== job 7779 ==
## ALU
module ALU(
    input logic CLK,
    input logic RST,
    input logic ACT,
    input logic[3:0]  OP,
    input logic[1:0]  MOVI,
    input logic[31:0] REG_A,
    input logic[31:0] REG_B,
    input logic[31:0] MEM,
    input logic[31:0] IMM,
    output logic[31:0] DATA,
    output logic       RDY,
    output logic       VLD
);
For scale: roughly 5200 cells after synthesis, roughly 98 flip-flops, ~170 I/O pins, ~0.044 sq mm of cells after synthesis.
make LEC_CHECK=0 ABC_AREA=0 CAP_MARGIN=20 CORE_MARGIN=2 CORE_UTILIZATION=72 CTS_CLUSTER_DIAMETER=392 CTS_CLUSTER_SIZE=98 PLACE_DENSITY=0.39 SLEW_MARGIN=20 finish   # period 5.92 ns
run.sh (not shown) runs the stock make flow with config.mk's settings and CLKGATE_MAP_FILE=.
Job 7779: it failed during global routing, and the tool reported GRT-0116.
Inputs modified between job 7779 and job 5617:
--- a/flow/config.mk
+++ b/flow/config.mk
@@ -8 +7,0 @@
-export ABC_AREA = 0
@@ -11,4 +10 @@
-export CORE_UTILIZATION = 72
-export CTS_CLUSTER_DIAMETER = 392
-export CTS_CLUSTER_SIZE = 98
-export PLACE_DENSITY = 0.39
+export CORE_UTILIZATION = 24
==> flow/constraint.sdc <==
create_clock -name core_clock -period 16.3 [get_ports {CLK}]
set_input_delay 3.2600 -clock core_clock [delete_from_list [all_inputs] [get_ports {CLK}]]
set_output_delay 3.2600 -clock core_clock [all_outputs]
set_load 0.01 [all_outputs]
Notes after the runs:
- Job 5617 ran to completion and came out clean on the timing, design-rule and antenna checks.
- Floorplan check, job 5617 vs job 7779: die outline larger in job 5617
- Chip width went up by more than half going from job 7779 to job 5617.
- When the final numbers for job 5617 and job 7779 were put side by side, the height of the die turned out to be greater in job 5617.
- Summary of job 5617 over job 7779: post-cts sizing count decreased by 402 relative to the old numbers; number of cell instances after yosys synthesis stayed essentially flat; synthesized cell count has remained practically unchanged; H-tree level count shows no meaningful change.
- Post-placement cell count went up by more than 10% going from job 7779 to job 5617.
## Diff of input files: job 6326 against job 5617
--- a/flow/config.mk
+++ b/flow/config.mk
@@ -10 +10 @@
-export CORE_UTILIZATION = 24
+export CORE_UTILIZATION = 40
==> flow/constraint.sdc <==
create_clock -name core_clock -period 10.3 [get_ports {CLK}]
set_input_delay 2.0600 -clock core_clock [delete_from_list [all_inputs] [get_ports {CLK}]]
set_output_delay 2.0600 -clock core_clock [all_outputs]
set_load 0.01 [all_outputs]
==> results <==
Looking at cell with the largest stage delay on the worst path, the sky130_fd_sc_hd__fa_1 result is from job 6326; the sky130_fd_sc_hd__clkinv_1 one comes from job 5617.
On depth of the worst register-to-register path, the higher figure sits with job 6326, not job 5617.
Job 6326 vs job 5617 — non-clock buffer count climbed by more than 100%
Job 6326 ends up with a wire length that is 1.4% higher than in job 5617.
Total routing resource utilization after global routing for job 6326: 14 points up relative to job 5617

========
## violet
The RTL this note starts from:
==> flow/design.v <==
module ALU(
    input logic CLK,
    input logic RST,
    input logic ACT,
    input logic[3:0]  OP,
    input logic[1:0]  MOVI,
    input logic[31:0] REG_A,
    input logic[31:0] REG_B,
    input logic[31:0] MEM,
    input logic[31:0] IMM,
    output logic[31:0] DATA,
    output logic       RDY,
    output logic       VLD
);
    typedef enum logic [1:0] {
        INIT,
        FIRST_STAGE,
        MUL_FIRST_STAGE,
        MUL_SECOND_STAGE
    } state_type;
    state_type state_curr;
    state_type state_next;
    logic[31:0] operand_A;
    logic[31:0] operand_B;
    logic[31:0] norm_res;
    logic[31:0] norm_reg;
    logic[63:0] mult_res;
    logic       mult_req;
    always_comb begin
        case (state_curr)
            INIT:
                if (ACT) begin
                    if (mult_req)
                        state_next = MUL_FIRST_STAGE;
                    else
                        state_next = FIRST_STAGE;
                end else
                     state_next = INIT;
            FIRST_STAGE:      state_next = INIT;
            MUL_FIRST_STAGE:  state_next = MUL_SECOND_STAGE;
            MUL_SECOND_STAGE: state_next = INIT;
        endcase
    end
    always_ff @(posedge CLK) begin
        if (RST) begin
            state_curr  <= INIT;
        end else begin
            state_curr <= state_next;
            if (state_next == MUL_FIRST_STAGE)
                mult_res <= operand_A * operand_B;
            if (state_next == FIRST_STAGE)
                norm_reg <= norm_res;
        end
    end
    always_comb begin
        case (state_curr)
            INIT:             DATA = 32'b0;
            FIRST_STAGE:      DATA = norm_reg;
            MUL_FIRST_STAGE:  DATA = mult_res[31:0];
            MUL_SECOND_STAGE: DATA = mult_res[63:32];
        endcase
    end
    assign operand_A = REG_A;
    assign VLD = (state_curr != INIT) & ~RST;
    assign RDY = state_curr == INIT;
    always_comb begin
        case (MOVI)
            2'b00:   operand_B = REG_B;
            2'b01:   operand_B = MEM;
            2'b10:   operand_B = IMM;
            default: operand_B = '0;
        endcase
    end
    always_comb begin
        norm_res = 32'b0;
        mult_req = 0;
        if (RDY) begin
            case (OP)
                4'b0000: norm_res = operand_A + operand_B;             
                4'b0001: norm_res = operand_A - operand_B;             
                4'b0010: mult_req = 1;                                 
                4'b0011: norm_res = {1'b0, operand_B[31:1]};           
                4'b0100: norm_res = {operand_B[30:0], 1'b0};           
                4'b0101: norm_res = {operand_B[0], operand_B[31:1]};   
                4'b0110: norm_res = {operand_B[30:0], operand_B[31]};  
                4'b0111: norm_res = ~operand_B;                        
                4'b1000: norm_res = operand_A & operand_B;             
                4'b1001: norm_res = operand_A | operand_B;             
                4'b1010: norm_res = operand_A ^ operand_B;             
                4'b1011: norm_res = ~(operand_A & operand_B);          
                4'b1100: norm_res = ~(operand_A | operand_B);          
                4'b1101: norm_res = ~(operand_A ^ operand_B);          
                4'b1110: norm_res = operand_B + 1;                     
                4'b1111: norm_res = operand_B - 1;                     
            endcase
        end
    end
endmodule
Settings: LEC_CHECK=0, ABC_AREA=1, CAP_MARGIN=20, CORE_ASPECT_RATIO=1.76, CORE_MARGIN=2, CORE_UTILIZATION=58, CTS_CLUSTER_DIAMETER=153, CTS_CLUSTER_SIZE=98, PLACE_DENSITY=0.43, SLEW_MARGIN=20, TNS_END_PERCENT=5; clock period 10.5 ns.
violet finished end to end and its layout was clean on timing, DRC and antenna.
### violet -> onyx
# violet
export LEC_CHECK = 0
export ABC_AREA = 1
export CAP_MARGIN = 20
export CORE_ASPECT_RATIO = 1.76
export CORE_MARGIN = 2
export CORE_UTILIZATION = 58
export CTS_CLUSTER_DIAMETER = 153
export CTS_CLUSTER_SIZE = 98
export PLACE_DENSITY = 0.43
export SLEW_MARGIN = 20
export TNS_END_PERCENT = 5
create_clock -name core_clock -period 10.5 [get_ports {CLK}]
# onyx
export LEC_CHECK = 0
export ABC_AREA = 1
export CAP_MARGIN = 10
export CELL_PAD_IN_SITES_DETAIL_PLACEMENT = 1
export CELL_PAD_IN_SITES_GLOBAL_PLACEMENT = 3
export CORE_ASPECT_RATIO = 0.94
export CORE_MARGIN = 2
export CORE_UTILIZATION = 71
export GPL_TIMING_DRIVEN = 1
export PLACE_DENSITY_LB_ADDON = 0.12
export SLEW_MARGIN = 0
export TNS_END_PERCENT = 25
create_clock -name core_clock -period 10.5 [get_ports {CLK}]
Results
- onyx: FLW-0024 in global placement without I/O (3_1_place_gp_skip_io) -> run aborted
- Taking onyx as 1.0, violet lands at 1.5 on count of standard-cell rows.
- As far as basic-gate share of the synthesized area counting and, or, nand and nor cells goes, onyx and violet are indistinguishable; the numbers are identical.
- Re area reported by Yosys stat: no difference whatsoever between onyx and violet.
- Per the comparison of onyx with violet, x dimension of the die increased by about 23% relative to the old numbers, core outline area decreased by 19% relative to the old numbers.
- Relative to violet, the total die size of onyx is lower by about 18%.
- In terms of number of synthesized flops with an enable pin, violet and onyx differ only marginally.
- onyx -> violet: cell area after synthesis delta 0, exact match
- onyx gives more floorplan-stage core utilization than violet did.
- As of onyx, die extent in y had fallen by more than a quarter compared to violet.
- Re and-or/or-and share of the synthesized area: no difference whatsoever between violet and onyx.
--- input diff onyx..ember ---
# onyx
export LEC_CHECK = 0
export ABC_AREA = 1
export CAP_MARGIN = 10
export CELL_PAD_IN_SITES_DETAIL_PLACEMENT = 1
export CELL_PAD_IN_SITES_GLOBAL_PLACEMENT = 3
export CORE_ASPECT_RATIO = 0.94
export CORE_MARGIN = 2
export CORE_UTILIZATION = 71
export GPL_TIMING_DRIVEN = 1
export PLACE_DENSITY_LB_ADDON = 0.12
export SLEW_MARGIN = 0
export TNS_END_PERCENT = 25
create_clock -name core_clock -period 10.5 [get_ports {CLK}]
# ember
export LEC_CHECK = 0
export CAP_MARGIN = 20
export CORE_MARGIN = 2
export CORE_UTILIZATION = 40
export SLEW_MARGIN = 20
create_clock -name core_clock -period 10.5 [get_ports {CLK}]
Results
- onyx and ember: one clean run, ember; the rest did not finish clean.
- onyx did not make it past global placement without I/O (3_1_place_gp_skip_io), where a tool error ended it.
- Xor-xnor portion of the synthesized cell area sits higher in ember than in onyx.
- Share of synthesized cell area in and, or, nand and nor gates, onyx and ember: smaller value in ember
- ember has chip area estimate from yosys synthesis below what onyx had.
- The die footprint in onyx is 0.62 times that in ember.
- Higher starting utilization of the core area among onyx and ember: onyx
Relative to ember, the following input files were edited for garnet:
# ember
export LEC_CHECK = 0
export CAP_MARGIN = 20
export CORE_MARGIN = 2
export CORE_UTILIZATION = 40
export SLEW_MARGIN = 20
create_clock -name core_clock -period 10.5 [get_ports {CLK}]
# garnet
export LEC_CHECK = 0
export ABC_AREA = 1
export CAP_MARGIN = 20
export CORE_MARGIN = 2
export CORE_UTILIZATION = 54
export CTS_CLUSTER_DIAMETER = 153
export CTS_CLUSTER_SIZE = 30
export PLACE_DENSITY = 0.43
export SETUP_SLACK_MARGIN = -0.95
export SLEW_MARGIN = 20
create_clock -name core_clock -period 10.5 [get_ports {CLK}]
## What came out
Going from ember to garnet, horizontal die dimension fell 10%. Summary: with ember as the reference, total wirelength of the detailed-routed design in garnet moved up slightly. Setup WNS ember -> garnet: worse.
